==> tundra: inputs <==
==> flow/design.v <==
`timescale 1ns / 1ps
module FIFO(clk, rst, wr_en, rd_en, buf_in, buf_out, buf_empty, buf_full, fifo_counter);
input clk, rst, wr_en, rd_en;
input [7:0] buf_in;
output [7:0] buf_out;
output buf_empty, buf_full;
output [6:0] fifo_counter;
reg [7:0] buf_out;
reg buf_empty, buf_full;
reg [6:0] fifo_counter;
reg [5:0] rd_ptr, wr_ptr;
reg [7:0] buf_mem[63:0];
always@ (fifo_counter) begin
    buf_empty = (fifo_counter == 0);  
    buf_full = (fifo_counter == 64);  
end
always @(posedge clk or posedge rst) begin
    if( rst )  
        fifo_counter <= 0;
    else if((!buf_full && wr_en) && (!buf_empty && rd_en))  
        fifo_counter <= fifo_counter;
    else if (!buf_full && wr_en)  
        fifo_counter <= fifo_counter + 1;
    else if (!buf_empty && rd_en)  
        fifo_counter <= fifo_counter - 1;
    else  
        fifo_counter <= fifo_counter;
end
always @(posedge clk or posedge rst) begin
    if (rst)  
        buf_out <= 0;
    else begin
        if (rd_en && !buf_empty)
            buf_out <= buf_mem[rd_ptr];
        else  
            buf_out <= buf_out;
    end
end
always @(posedge clk) begin
    if (!buf_full && wr_en)
        buf_mem[wr_ptr] <= buf_in;
    else
        buf_mem[wr_ptr] <= buf_mem[wr_ptr];
end
always @(posedge clk or posedge rst) begin
    if(rst) begin
        wr_ptr <= 0;
        rd_ptr <= 0;
    end
    else begin
        if (!buf_full && wr_en)  
            wr_ptr <= wr_ptr + 1;
        else  
            wr_ptr <= wr_ptr;
        if (!buf_empty && rd_en)  
            rd_ptr <= rd_ptr + 1;
        else  
            rd_ptr <= rd_ptr;               
    end
end
endmodule
==> flow/run.sh <==
#!/bin/bash
# the make line also repeats each setting of config.mk as NAME=value (left out here)
make -C /OpenROAD-flow-scripts/flow DESIGN_CONFIG=/design/flow/config.mk WORK_HOME=/design/flow/orfs CLKGATE_MAP_FILE= finish
==> flow/config.mk <==
export PLATFORM = sky130hd
export DESIGN_NAME = FIFO
export DESIGN_NICKNAME = FIFO
export VERILOG_FILES = /design/flow/design.v
export SDC_FILE = /design/flow/constraint.sdc
export NUM_CORES = 4
export LEC_CHECK = 0
export CAP_MARGIN = 5
export CORE_MARGIN = 2
export CORE_UTILIZATION = 72
export CTS_CLUSTER_SIZE = 54
export PLACE_DENSITY = 0.66
export SLEW_MARGIN = 20
export TNS_END_PERCENT = 5
==> flow/constraint.sdc <==
create_clock -name core_clock -period 4.74 [get_ports {clk}]
set_input_delay 0.9480 -clock core_clock [delete_from_list [all_inputs] [get_ports {clk}]]
set_output_delay 0.9480 -clock core_clock [all_outputs]
set_load 0.01 [all_outputs]
==> ember: changes against tundra <==
Settings changed: ABC_AREA from default to 1, CAP_MARGIN 5 to 20, CORE_ASPECT_RATIO from default to 1.42, CTS_CLUSTER_DIAMETER from default to 171, CTS_CLUSTER_SIZE 54 to 10, PLACE_DENSITY 0.66 to default, TNS_END_PERCENT 5 to default.
==> flow/constraint.sdc (replaced) <==
create_clock -name core_clock -period 2.06 [get_ports {clk}]
set_input_delay 0.4120 -clock core_clock [delete_from_list [all_inputs] [get_ports {clk}]]
set_output_delay 0.4120 -clock core_clock [all_outputs]
set_load 0.01 [all_outputs]
==> quartz: changes against tundra <==
Settings changed: ABC_AREA from default to 0, CAP_MARGIN 5 to 20, CTS_CLUSTER_DIAMETER from default to 363, CTS_CLUSTER_SIZE 54 to default, PLACE_DENSITY 0.66 to 0.36, SETUP_SLACK_MARGIN from default to -0.19, TNS_END_PERCENT 5 to default.
==> flow/constraint.sdc (replaced) <==
create_clock -name core_clock -period 2.08 [get_ports {clk}]
set_input_delay 0.4160 -clock core_clock [delete_from_list [all_inputs] [get_ports {clk}]]
set_output_delay 0.4160 -clock core_clock [all_outputs]
set_load 0.01 [all_outputs]
==> qor summary <==
Clock-net power: ember 0.00951 W; tundra 0.00393 W; quartz 0.00940 W
Critical Path Max Stage Delay: ember 0.42 ns; tundra 0.65 ns; quartz 0.56 ns
Worst-case clock skew: ember 0.01517 ns; tundra 0.01602 ns; quartz 0.01635 ns
Well Taps: ember 400; tundra 390; quartz 390
Routability congestion estimate: ember 0.9771; tundra 0.8265; quartz 0.9028
Status: ember complete, but fails checks; tundra timing/DRC/antenna clean; quartz complete, but fails checks
Layout check failures: ember setup timing; tundra -; quartz setup timing
Number of design-rule violations left by the first detailed-router iteration: ember 2110; tundra 1420; quartz 1785
Internal power consumption: ember 0.02327 W; tundra 0.009360 W; quartz 0.02448 W
Area Growth Syn to Fin: ember 18.62%; tundra 10.54%; quartz 24.19%
Final worst setup slack: ember -0.1817 ns; tundra 1.060 ns; quartz -0.5690 ns
Number of clock buffers inserted by TritonCTS: ember 59; tundra 51; quartz 50
Post-synthesis instance area: ember 22980 sq um; tundra 21370 sq um; quartz 21370 sq um
Part of the power in the clock network: ember 0.252; tundra 0.291; quartz 0.261
Total number of multi-input combinational cells: ember 1300; tundra 501; quartz 501


==> run a: inputs <==
// FIFO: RTL as listed in full above, without the edits since
clock: 4.46 ns
lec_check: 0
abc_area: 0
cap_margin: 35
core_margin: 5
core_utilization: 67
gpl_routability_driven: 1
min_routing_layer: met2
place_density: 0.45
slew_margin: 20
run.sh (not shown) runs the stock make flow with config.mk's settings and CLKGATE_MAP_FILE=.
==> run b: changes against run a <==
- ABC_AREA: 0 -> not set
- CAP_MARGIN: 35 -> 20
- CORE_MARGIN: 5 -> 2
- CORE_UTILIZATION: 67 -> 70
- GPL_ROUTABILITY_DRIVEN: 1 -> not set
- MIN_ROUTING_LAYER: met2 -> not set
- PLACE_DENSITY: 0.45 -> not set
==> flow/constraint.sdc (replaced) <==
create_clock -name core_clock -period 2.08 [get_ports {clk}]
set_input_delay 0.4160 -clock core_clock [delete_from_list [all_inputs] [get_ports {clk}]]
set_output_delay 0.4160 -clock core_clock [all_outputs]
set_load 0.01 [all_outputs]
==> run c: changes against run a <==
- ABC_AREA: 0 -> not set
- CAP_MARGIN: 35 -> 20
- CORE_MARGIN: 5 -> 2
- CORE_UTILIZATION: 67 -> 40
- GPL_ROUTABILITY_DRIVEN: 1 -> not set
- MIN_ROUTING_LAYER: met2 -> not set
- PLACE_DENSITY: 0.45 -> not set
==> flow/constraint.sdc (replaced) <==
create_clock -name core_clock -period 5.0 [get_ports {clk}]
set_input_delay 1.0000 -clock core_clock [delete_from_list [all_inputs] [get_ports {clk}]]
set_output_delay 1.0000 -clock core_clock [all_outputs]
set_load 0.01 [all_outputs]
==> run d: changes against run a <==
- ABC_AREA: 0 -> 1
- CAP_MARGIN: 35 -> 20
- CORE_MARGIN: 5 -> 2
- CORE_UTILIZATION: 67 -> 72
- CTS_CLUSTER_DIAMETER: not set -> 30
- GPL_ROUTABILITY_DRIVEN: 1 -> not set
- MIN_ROUTING_LAYER: met2 -> not set
- PLACE_DENSITY: 0.45 -> not set
- PLACE_DENSITY_LB_ADDON: not set -> 0.06
- SETUP_SLACK_MARGIN: not set -> 0.58
==> flow/constraint.sdc (replaced) <==
create_clock -name core_clock -period 2.08 [get_ports {clk}]
set_input_delay 0.4160 -clock core_clock [delete_from_list [all_inputs] [get_ports {clk}]]
set_output_delay 0.4160 -clock core_clock [all_outputs]
set_load 0.01 [all_outputs]
==> Flow_metrics.wiki <==
== Implementation results ==
{| class="wikitable"
! Metric !! Value
|-
| Post-placement cell count || 2609
|-
| First reported error || [ERROR GRT-0232] Routing congestion too high. Check the congestion heatmap in the GUI.
|-
| Last stage reached || 5_1_grt
|-
| GRT met2 Usage || 111%
|-
| Outcome || stopped before the end
|-
| Met1 track demand over resource || around nine tenths
|-
| Die x size || 183 um
|}
The numbers above come from run d.

==> Flow_metrics.wiki <==
== Metrics ==
{| class="wikitable"
! Metric !! Value
|-
| Outcome || timing/DRC/antenna clean
|-
| Multi-input combinational cell area || 0.00499 mm2
|-
| Die x size || 189 um
|-
| Die outline height || approximately 190 um
|-
| Number of detailed-route iterations in the first pass || 8
|-
| Number of cells on the critical path || 3
|-
| Total clock buffers created by CTS || 51
|-
| OpenROAD warning count || 30
|-
| Post-placement cell count || 1506
|-
| Resized cells post-CTS || 0
|}
The numbers above come from run a.

==> Flow_metrics.wiki <==
== Metrics ==
{| class="wikitable"
! Metric !! Value
|-
| Outcome || timing/DRC/antenna clean
|-
| Met1 track demand over resource || around a quarter
|-
| Post-placement cell count || 1784
|-
| Die x size || 235 um
|-
| GRT met2 Usage || 29.1%
|}
The numbers above come from run c.

==> Flow_metrics.wiki <==
== Metrics ==
{| class="wikitable"
! Metric !! Value
|-
| Outcome || complete, but fails checks
|-
| Layout Check Failures || negative setup slack
|-
| Die x size || 179 um
|-
| Met1 track demand over resource || 44.8%
|-
| GRT met2 Usage || between 50% and 60%
|-
| Final setup viols || between 500 and 600
|-
| Post-placement cell count || approximately 1600
|-
| Final critical-path setup slack || -0.578 ns
|-
| CTS max path bufs || 3
|}
The numbers above come from run b.



==> inputs of v10 <==
Starts from the design.v that is shown in full above.
clock: 2.05 ns
lec_check: 0
abc_area: 1
cap_margin: 20
core_margin: 2
core_utilization: 16
slew_margin: 20
==> v31: changes against v10 <==
--- a/flow/config.mk
+++ b/flow/config.mk
@@ -7,6 +7,9 @@
 export LEC_CHECK = 0
-export ABC_AREA = 1
-export CAP_MARGIN = 20
+export CAP_MARGIN = 5
 export CORE_MARGIN = 2
-export CORE_UTILIZATION = 16
+export CORE_UTILIZATION = 69
+export CTS_CLUSTER_DIAMETER = 29
+export CTS_CLUSTER_SIZE = 54
+export SETUP_SLACK_MARGIN = 1.12
 export SLEW_MARGIN = 20
+export TNS_END_PERCENT = 5
==> flow/constraint.sdc (replaced) <==
create_clock -name core_clock -period 4.1 [get_ports {clk}]
set_input_delay 0.8200 -clock core_clock [delete_from_list [all_inputs] [get_ports {clk}]]
set_output_delay 0.8200 -clock core_clock [all_outputs]
set_load 0.01 [all_outputs]
==> comparison table <==
|  | v10 | v31 |
|---|---|---|
| Outcome | finished with violations | complete, no violations |
| Layout check failures | negative setup slack | - |
| Drt initial violations | 1755 | 1642 |
| AND-OR/OR-AND share of the synthesized area | 2.074% | 4.232% |
| Sequential logic power | 13100 uW | 6860 uW |
| Vertical extent of the die | 383.0 um | 180.0 um |
| Resize count post-CTS | 49 | 4 |
| Clock buffer count from CTS | 53 | 85 |
| Required time of the critical path | 2.54 ns | 3.28 ns |
| Stage-log warning count | 30 | 31 |
| Leakage | 0.01133 uW | 0.008595 uW |
| Final design utilization | 21.06% | 83.10% |
| WL met3 | 4.273 mm | 5.557 mm |
| Critical Path AT | 2.74 ns | 2.11 ns |
| NumNets Final | 2360 | 1250 |
| Fin worst setup slack | -0.2034 ns | 1.174 ns |
| GRT met1 Usage | 10.78% | 49.32% |
| Worst r2r src | fifo_counter[0] | rd_ptr[2] |
| Reported combinational group power | 17100 uW | 4480 uW |
| Area of the die | 146700 um2 | 32400 um2 |
| Power dissipated in the clock network | 9410 uW | 7300 uW |
| Depth of the critical timing path with buffers and inverters included | 16 | 4 |
| Multi-input combinational area share | 21.03% | 19.78% |
| Signal buffers share of area | 9.765% | 3.065% |
| Internal power | 24380 uW | 12860 uW |
| Detailed-routing iteration count for the pre-antenna-repair pass | 5 | 6 |
| Number of well taps | 1903 | 396 |
| Fraction of synthesized cell area taken by the top area cell type | 66.90% | 71.93% |
No activity file was given, so power comes from the tool's default toggle rates.
